## battle_ship
module battle_ship(
      input wire clk,			 
      input wire clr,
      input wire btnU,
      input wire btnD,
      input wire btnR,
      input wire btnL,
      input wire sel,
	    input sw,
      output wire [2:0] red,	 
      output wire [2:0] green,   
      output wire [1:0] blue,	     
      output wire [3:0] an,
      output wire [7:0] seg,
      output wire hsync,		 
      output wire vsync			 
	);
make LEC_CHECK=0 CAP_MARGIN=20 CELL_PAD_IN_SITES_GLOBAL_PLACEMENT=0 CORE_ASPECT_RATIO=1.64 CORE_MARGIN=2 CORE_UTILIZATION=70 CTS_CLUSTER_DIAMETER=29 CTS_CLUSTER_SIZE=100 PLACE_DENSITY_LB_ADDON=0.14 SETUP_SLACK_MARGIN=1.12 SLEW_MARGIN=20 TNS_END_PERCENT=85 finish   # period 3.85 ns
run.sh (not shown) runs the stock make flow with config.mk's settings and CLKGATE_MAP_FILE=.
The baseline never finished: it broke off in global routing (5_1_grt) with GRT-0116.
Change:
Settings changed: CELL_PAD_IN_SITES_GLOBAL_PLACEMENT 0 to not set, CORE_ASPECT_RATIO 1.64 to not set, CORE_UTILIZATION 70 to 40, CTS_CLUSTER_DIAMETER 29 to not set, CTS_CLUSTER_SIZE 100 to not set, PLACE_DENSITY_LB_ADDON 0.14 to not set, SETUP_SLACK_MARGIN 1.12 to not set, TNS_END_PERCENT 85 to not set.
Clock period 3.85 ns to 4.75 ns, I/O delays scaled along.
After rerunning: The changed run produced a clean layout. Synthesized area is unchanged. Synthesized cell count is unchanged. Die size is higher by well over a third.
Change:
Settings changed: CORE_UTILIZATION 40 to 63.
Clock period 4.75 ns to 3.97 ns, I/O delays scaled along.
Outcome: Setup slack is worse by 0.29 ns; sequential cell count is unchanged; routed wire length shrinks by 3.3%; design area increases by 2.5%; count of clock-buffer cells in the layout came out lower by 1; register-to-register slack loses 0.29 ns; total power increases by 18%; die size falls by 36%; sequential share of layout area decreases by 0.75 points.
Change:
Settings changed: CORE_UTILIZATION 63 to 33.
Clock period 3.97 ns to 13.4 ns, I/O delays scaled along.
=>
- power is lower by well over a third
- sequential share of layout area is higher by 0.91 points
- hold slack got worse by 0.0084 ns
- via count shrinks by a few percent
- final cell count climbs by a little under a tenth
- setup slack improves by 7.9 ns
- final area is lower by a few percent
Change:
Settings changed: CORE_UTILIZATION 33 to 66.
Clock period 13.4 ns to 3.43 ns, I/O delays scaled along.
Outcome: The changed run completed and failed the layout checks on negative setup slack. Sequential share of layout area went down by 4.2 points. Cell count went up by 1.0%. Core utilization went up by 49 points. Sequential power went up to 3.8 times its value.

battle_ship again, from the RTL that the note above started with.
## battle_ship
module battle_ship(
      input wire clk,			 
      input wire clr,
      input wire btnU,
      input wire btnD,
      input wire btnR,
      input wire btnL,
      input wire sel,
	    input sw,
      output wire [2:0] red,	 
      output wire [2:0] green,   
      output wire [1:0] blue,	     
      output wire [3:0] an,
      output wire [7:0] seg,
      output wire hsync,		 
      output wire vsync			 
	);
export LEC_CHECK = 0
export CAP_MARGIN = 20
export CORE_MARGIN = 2
export CORE_UTILIZATION = 40
export SLEW_MARGIN = 20
create_clock -name core_clock -period 10.0 [get_ports {clk}]
Edit:
--- a/flow/config.mk
+++ b/flow/config.mk
@@ -8 +8,3 @@
-export CAP_MARGIN = 20
+export ABC_AREA = 1
+export CAP_MARGIN = 25
+export CORE_ASPECT_RATIO = 1.54
@@ -10,0 +13,4 @@
+export CTS_CLUSTER_SIZE = 58
+export GPL_ROUTABILITY_DRIVEN = 1
+export GPL_TIMING_DRIVEN = 0
+export PLACE_DENSITY_LB_ADDON = 0.3
@@ -11,0 +18 @@
+export TNS_END_PERCENT = 70
What happened:
- The changed run passed the timing, DRC and antenna checks
- die size barely changes
- critical path depth rose by 23
- cell count rose by about 18%
- routed wire length fell by about 7.5%
- global-route usage fell by 2.2 points
- register-to-register slack is worse by 2.3 ns
Edit:
==> flow/config.mk (replaced) <==
export PLATFORM = sky130hd
export DESIGN_NAME = battle_ship
export DESIGN_NICKNAME = battle_ship
export VERILOG_FILES = /design/flow/design.v
export SDC_FILE = /design/flow/constraint.sdc
export NUM_CORES = 4
export LEC_CHECK = 0
export CAP_MARGIN = 0
export CELL_PAD_IN_SITES_DETAIL_PLACEMENT = 1
export CELL_PAD_IN_SITES_GLOBAL_PLACEMENT = 2
export CORE_ASPECT_RATIO = 0.64
export CORE_MARGIN = 10
export CORE_UTILIZATION = 51
export CTS_CLUSTER_SIZE = 91
export GPL_ROUTABILITY_DRIVEN = 0
export MAX_ROUTING_LAYER = met4
export SLEW_MARGIN = 20
export TNS_END_PERCENT = 75
Routed wire length came out higher by 25%.
Setup slack improves by 2.2 ns.
Utilization came out higher by 11 points.
Die size came out lower by 5.0%.
Via count came out higher by 5.7%.
Global-route usage came out higher by 8.2 points.
Cell count came out lower by about 19%.
Cell area came out lower by about 3%.
Worst hold slack improves by 0.027 ns.

== job 7239 ==
battle_ship again, from the RTL that the note above started with.
Settings: LEC_CHECK=0, CAP_MARGIN=0, CELL_PAD_IN_SITES_DETAIL_PLACEMENT=1, CELL_PAD_IN_SITES_GLOBAL_PLACEMENT=0, CORE_ASPECT_RATIO=0.64, CORE_MARGIN=10, CORE_UTILIZATION=51, CTS_CLUSTER_SIZE=91, GPL_ROUTABILITY_DRIVEN=0, MAX_ROUTING_LAYER=met5, PLACE_DENSITY_LB_ADDON=0.18, SLEW_MARGIN=20, TNS_END_PERCENT=75; clock period 10.0 ns.
Edits applied to the flow inputs when going from job 7239 to job 3919:
# job 7239
export LEC_CHECK = 0
export CAP_MARGIN = 0
export CELL_PAD_IN_SITES_DETAIL_PLACEMENT = 1
export CELL_PAD_IN_SITES_GLOBAL_PLACEMENT = 0
export CORE_ASPECT_RATIO = 0.64
export CORE_MARGIN = 10
export CORE_UTILIZATION = 51
export CTS_CLUSTER_SIZE = 91
export GPL_ROUTABILITY_DRIVEN = 0
export MAX_ROUTING_LAYER = met5
export PLACE_DENSITY_LB_ADDON = 0.18
export SLEW_MARGIN = 20
export TNS_END_PERCENT = 75
create_clock -name core_clock -period 10.0 [get_ports {clk}]
# job 3919
export LEC_CHECK = 0
export ABC_AREA = 1
export CAP_MARGIN = 35
export CORE_MARGIN = 2
export CORE_UTILIZATION = 40
export CTS_CLUSTER_SIZE = 88
export GPL_TIMING_DRIVEN = 0
export PLACE_DENSITY_LB_ADDON = 0.3
export SLEW_MARGIN = 20
create_clock -name core_clock -period 10.0 [get_ports {clk}]
## What came out
- On smallest setup slack after layout, job 3919 does worse than job 7239.
- Taking job 7239 as the reference, in job 3919 share of power burned in combinational logic has decreased; non-clock buffer count increased by 45 relative to the old numbers.
- Lower via count goes to job 3919 over job 7239.
- Route | job 3919 vs job 7239 | wire shorter in job 3919
- Against job 7239, hold slack in job 3919 came out worse.
- Run comparison: job 7239 highest-delay cell along the critical path a311oi_1; job 3919 highest-delay cell along the critical path nor2_1
- Job 3919: fraction of cell area in non-clock buffers higher than job 7239
- Relative to job 7239, number of standard-cell rows in the floorplan has gone up in job 3919.
## Diff of input files: job 494 against job 3919
# job 3919
export LEC_CHECK = 0
export ABC_AREA = 1
export CAP_MARGIN = 35
export CORE_MARGIN = 2
export CORE_UTILIZATION = 40
export CTS_CLUSTER_SIZE = 88
export GPL_TIMING_DRIVEN = 0
export PLACE_DENSITY_LB_ADDON = 0.3
export SLEW_MARGIN = 20
create_clock -name core_clock -period 10.0 [get_ports {clk}]
# job 494
export LEC_CHECK = 0
export ABC_AREA = 0
export CAP_MARGIN = 25
export CORE_ASPECT_RATIO = 1.85
export CORE_MARGIN = 2
export CORE_UTILIZATION = 40
export CTS_CLUSTER_SIZE = 58
export GPL_ROUTABILITY_DRIVEN = 1
export GPL_TIMING_DRIVEN = 1
export PLACE_DENSITY_LB_ADDON = 0.3
export SLEW_MARGIN = 20
export TNS_END_PERCENT = 70
create_clock -name core_clock -period 10.0 [get_ports {clk}]
--- outcome ---
- Job 494 went all the way through synthesis, placement and routing and the layout is clean on timing, DRC and antenna.
- Sort job 3919 and job 494 by portion of total power attributed to combinational logic asc -> top: job 3919
- In job 494, the global-route usage came out 3.4 points above the value in job 3919.
- Job 494 ended up with a lower final cell count than job 3919 did.
- Lower worst hold margin was reported by job 3919, not job 494.
The following lists how job 8965 was set up differently from job 494:
# job 494
export LEC_CHECK = 0
export ABC_AREA = 0
export CAP_MARGIN = 25
export CORE_ASPECT_RATIO = 1.85
export CORE_MARGIN = 2
export CORE_UTILIZATION = 40
export CTS_CLUSTER_SIZE = 58
export GPL_ROUTABILITY_DRIVEN = 1
export GPL_TIMING_DRIVEN = 1
export PLACE_DENSITY_LB_ADDON = 0.3
export SLEW_MARGIN = 20
export TNS_END_PERCENT = 70
create_clock -name core_clock -period 10.0 [get_ports {clk}]
# job 8965
export LEC_CHECK = 0
export ABC_AREA = 1
export CAP_MARGIN = 20
export CORE_MARGIN = 2
export CORE_UTILIZATION = 40
export PLACE_DENSITY_LB_ADDON = 0.3
export SLEW_MARGIN = 20
create_clock -name core_clock -period 10.0 [get_ports {clk}]
## What came out
Summary: with job 494 as the reference, switching power summed over all nets in job 8965 moved down slightly. Job 8965 vs. job 494: overall die height went down about 26%, clock-buffer cell count went up about 13%, combinational group share of total power went down 1.5 points.
Edits applied to the flow inputs when going from job 8965 to job 5271:
# job 8965
export LEC_CHECK = 0
export ABC_AREA = 1
export CAP_MARGIN = 20
export CORE_MARGIN = 2
export CORE_UTILIZATION = 40
export PLACE_DENSITY_LB_ADDON = 0.3
export SLEW_MARGIN = 20
create_clock -name core_clock -period 10.0 [get_ports {clk}]
# job 5271
export LEC_CHECK = 0
export CAP_MARGIN = 0
export CELL_PAD_IN_SITES_DETAIL_PLACEMENT = 1
export CORE_ASPECT_RATIO = 0.64
export CORE_MARGIN = 10
export CORE_UTILIZATION = 19
export CTS_CLUSTER_SIZE = 91
export GPL_ROUTABILITY_DRIVEN = 0
export MAX_ROUTING_LAYER = met5
export SLEW_MARGIN = 20
export TNS_END_PERCENT = 75
create_clock -name core_clock -period 10.0 [get_ports {clk}]
## What came out
Job 5271 has completed all stages; timing, DRC and antenna checks passed. Number of global-route vias before repair: job 5271 higher than job 8965. Register area across job 5271 and job 8965: no real change. The non-clock buffer share of cell area in job 5271 sits 0.43 points above the value recorded for job 8965. Diff job 8965 -> job 5271 | total power | down by a few percent. Diff job 8965 -> job 5271: placed standard-cell area climbed 2.8%; fraction of met3 tracks used by global routing increased 1.8 points; internal power consumption went down 160 uW; sequential cell fraction of total power went up. Final area, job 5271 and job 8965: lower on job 8965.
Power figures rest on the tool's default switching activity, not on a simulated workload.
